==> 01-05 <==
// System
module System(
	clk,
	rst,
	mbed,
	select,
	GreenBlueServoOut,
	RedServoOut,
	BinRecycleServoOut,
	RedBlueServoOut,
	GreenOtherServoOut,
	dispenseBlueLED,
	dispenseComplete,
	dispenseGreenLED,
	dispenseRedLED,
	mainState,
	mbedOutput,
	results,
	sortBlueLED,
	sortComplete,
	sortGreenLED,
	sortRedLED
);
clock: 3.16 ns
lec_check: 0
abc_area: 1
cap_margin: 20
core_aspect_ratio: 0.5
core_margin: 2
core_utilization: 72
cts_cluster_diameter: 298
cts_cluster_size: 15
place_density_lb_addon: 0.18
setup_slack_margin: 0.95
slew_margin: 20
run.sh (not shown) runs the stock make flow with config.mk's settings and CLKGATE_MAP_FILE=.
==> inputs of 07-20, as changes to 01-05 <==
- CORE_ASPECT_RATIO: 0.5 -> default
- CTS_CLUSTER_DIAMETER: 298 -> default
- CTS_CLUSTER_SIZE: 15 -> default
- PLACE_DENSITY_LB_ADDON: 0.18 -> default
- SETUP_SLACK_MARGIN: 0.95 -> default
==> flow/constraint.sdc (replaced) <==
create_clock -name core_clock -period 12.1 [get_ports {clk}]
set_input_delay 2.4200 -clock core_clock [delete_from_list [all_inputs] [get_ports {clk}]]
set_output_delay 2.4200 -clock core_clock [all_outputs]
set_load 0.01 [all_outputs]
==> inputs of 03-21, as changes to 01-05 <==
- ABC_AREA: 1 -> 0
- CORE_ASPECT_RATIO: 0.5 -> default
- CTS_CLUSTER_DIAMETER: 298 -> 376
- CTS_CLUSTER_SIZE: 15 -> 11
- HOLD_SLACK_MARGIN: default -> 0.29
- PLACE_DENSITY_LB_ADDON: 0.18 -> 0.12
- SETUP_SLACK_MARGIN: 0.95 -> 0.93
==> inputs of 08-19, as changes to 01-05 <==
- ABC_AREA: 1 -> 0
- CORE_ASPECT_RATIO: 0.5 -> default
- CTS_CLUSTER_DIAMETER: 298 -> 354
- CTS_CLUSTER_SIZE: 15 -> 10
- HOLD_SLACK_MARGIN: default -> 0.29
- PLACE_DENSITY_LB_ADDON: 0.18 -> 0.12
- SETUP_SLACK_MARGIN: 0.95 -> 0.93
==> comparison table <==
| item | 01-05 | 08-19 | 03-21 | 07-20 |
|---|---|---|---|---|
| Startpoint types | flop | primary input | primary input | primary input |
| Final std cell area, no fill | 20100 um^2 | 19600 um^2 | 19500 um^2 | 20600 um^2 |
| Slack of the worst reg-to-reg path | 1250 ps | 950 ps | 1020 ps | 9710 ps |
| Final-layout non-clock buffer area share | 2.36% | 3.11% | 3.07% | 1.66% |
| Outcome | timing/DRC/antenna clean | timing/DRC/antenna clean | timing/DRC/antenna clean | timing/DRC/antenna clean |
| Worst-Skew Late Latency | 570 ps | 530 ps | 530 ps | 540 ps |
| Setup skew after layout | 8.95 ps | 13.3 ps | 11.8 ps | 15.3 ps |
| Reg clk slew, reported paths | 70 ps | 50 ps | 50 ps | 60 ps |
| Synth mux share | 0% | 4.20% | 4.20% | 0% |
| Power per unit of standard cell area | 470 nW/um^2 | 526 nW/um^2 | 515 nW/um^2 | 140 nW/um^2 |
| Most common cell in the synthesized netlist | sky130_fd_sc_hd__nand2_1 | sky130_fd_sc_hd__dfxtp_1 | sky130_fd_sc_hd__dfxtp_1 | sky130_fd_sc_hd__nand2_1 |
| Yosys aoi share | 12.7% | 11.3% | 11.3% | 12.7% |
| Total power of the final layout | 9.43 mW | 10.3 mW | 10.0 mW | 2.88 mW |
| Clock buffer and inverter area fraction after layout | 3.90% | 6.05% | 5.61% | 6.96% |
| Timing endpoint of the critical path | mainState[2] | b2v_inst3.count[4] | mbedOutput[0] | mbedOutput[0] |
| Detail Route met3 WL | 1.95 mm | 2.00 mm | 1.82 mm | 2.03 mm |
| Critical path's slowest cell | sky130_fd_sc_hd__clkdlybuf4s50_1 | sky130_fd_sc_hd__or4b_1 | sky130_fd_sc_hd__mux2_2 | sky130_fd_sc_hd__clkdlybuf4s50_1 |
| Cell internal power dissipation | 7.17 mW | 8.00 mW | 7.79 mW | 2.21 mW |
| Hold Path Origin | rst | b2v_inst2.received | b2v_inst2.received | b2v_inst3.recieved |
| AND/OR/NAND/NOR Cells, Area Fraction | 28.6% | 22.6% | 22.6% | 28.6% |
| Post-synthesis chip area from yosys | 18600 um^2 | 17600 um^2 | 17600 um^2 | 18600 um^2 |
| Number of clock buffers in the layout | 31 | 47 | 43 | 60 |
| CP Buf/Inv Count | 1 | 4 | 3 | 3 |
| Net Switching | 2.26 mW | 2.29 mW | 2.25 mW | 0.673 mW |
| Parity-gate share of the synthesized area counting xor and xnor cells | 2.30% | 7.33% | 7.33% | 2.30% |
| Number of buffers added by the clock tree synthesis step | 30 | 45 | 42 | 42 |

* * *

==> inputs of 06-05 <==
System again, from the RTL that the note above started with.
clock: 4.36 ns
lec_check: 0
abc_area: 1
cap_margin: 30
cell_pad_in_sites_detail_placement: 2
core_aspect_ratio: 1.76
core_margin: 2
core_utilization: 40
cts_cluster_diameter: 284
max_routing_layer: met5
slew_margin: 20
==> 12-07 (differences from 06-05) <==
ABC_AREA = unset   (was 1)
CAP_MARGIN = 20   (was 30)
CELL_PAD_IN_SITES_DETAIL_PLACEMENT = unset   (was 2)
CORE_ASPECT_RATIO = unset   (was 1.76)
CORE_UTILIZATION = 70   (was 40)
CTS_CLUSTER_DIAMETER = unset   (was 284)
MAX_ROUTING_LAYER = unset   (was met5)
SETUP_SLACK_MARGIN = 0.01   (was unset)
==> flow/constraint.sdc (replaced) <==
create_clock -name core_clock -period 3.16 [get_ports {clk}]
set_input_delay 0.6320 -clock core_clock [delete_from_list [all_inputs] [get_ports {clk}]]
set_output_delay 0.6320 -clock core_clock [all_outputs]
set_load 0.01 [all_outputs]
==> 04-28 (differences from 06-05) <==
ABC_AREA = unset   (was 1)
CAP_MARGIN = 20   (was 30)
CELL_PAD_IN_SITES_DETAIL_PLACEMENT = unset   (was 2)
CORE_ASPECT_RATIO = unset   (was 1.76)
CORE_UTILIZATION = 68   (was 40)
CTS_CLUSTER_DIAMETER = unset   (was 284)
MAX_ROUTING_LAYER = unset   (was met5)
==> flow/constraint.sdc (replaced) <==
create_clock -name core_clock -period 7.93 [get_ports {clk}]
set_input_delay 1.5860 -clock core_clock [delete_from_list [all_inputs] [get_ports {clk}]]
set_output_delay 1.5860 -clock core_clock [all_outputs]
set_load 0.01 [all_outputs]
==> results <==
Run status: 06-05 finished clean; 12-07 finished clean; 04-28 finished clean
Area fraction of the dominant cell type after synthesis: 06-05 43.0%; 12-07 45.6%; 04-28 45.6%
Starting utilization of the core area: 06-05 40.2%; 12-07 71.8%; 04-28 69.5%
TritonRoute pass-1 iters: 06-05 5; 12-07 5; 04-28 8
Number of global-route vias before repair: 06-05 22956; 12-07 13125; 04-28 12812
First-pass GRT wire length: 06-05 139 mm; 12-07 61.4 mm; 04-28 59.4 mm
Crit path largest cell delay: 06-05 0.55 ns; 12-07 0.55 ns; 04-28 0.49 ns
Most Frequent Cell on Critical Path: 06-05 -; 12-07 sky130_fd_sc_hd__clkdlybuf4s50_1; 04-28 sky130_fd_sc_hd__clkdlybuf4s50_1
DR WL met3: 06-05 3.07 mm; 12-07 1.49 mm; 04-28 1.41 mm
Total stage count of the critical path: 06-05 5; 12-07 4; 04-28 4
Post-synth seq share: 06-05 43.0%; 12-07 45.6%; 04-28 45.6%
Ratio of final minimum period to clock period: 06-05 75.3%; 12-07 90.0%; 04-28 61.4%
Area share of xor/xnor cells in the synthesized design: 06-05 2.30%; 12-07 7.33%; 04-28 7.33%
Post-synth net total: 06-05 2650; 12-07 2088; 04-28 2088
Number of placement rows: 06-05 105; 12-07 57; 04-28 58
Fraction of met2 tracks used by global routing: 06-05 70.5%; 12-07 47.5%; 04-28 44.0%
Total power of the final layout: 06-05 8.69 mW; 12-07 11.1 mW; 04-28 4.24 mW
Sequential fraction of design power: 06-05 44.5%; 12-07 47.4%; 04-28 49.4%
Average vias per placed instance: 06-05 6.01; 12-07 5.77; 04-28 5.78
Total of fill cells in the finished design: 06-05 5270; 12-07 1639; 04-28 1887
Leakage power summed over all cells: 06-05 8.49 nW; 12-07 7.62 nW; 04-28 7.50 nW
Worst Hold Launch: 06-05 b2v_inst3.sortCompleteOut; 12-07 b2v_inst.sortServoBinRecycle[8]; 04-28 b2v_inst.sortServoBinRecycle[9]
Area fraction in compound gates after synthesis: 06-05 12.7%; 12-07 11.3%; 04-28 11.3%
Nets: 06-05 2680; 12-07 2105; 04-28 2089
Clock group: 06-05 4.16 mW; 12-07 5.29 mW; 04-28 1.95 mW
Number of DRC markers in iteration 0: 06-05 1102; 12-07 918; 04-28 835
No activity file was given, so power comes from the tool's default toggle rates.
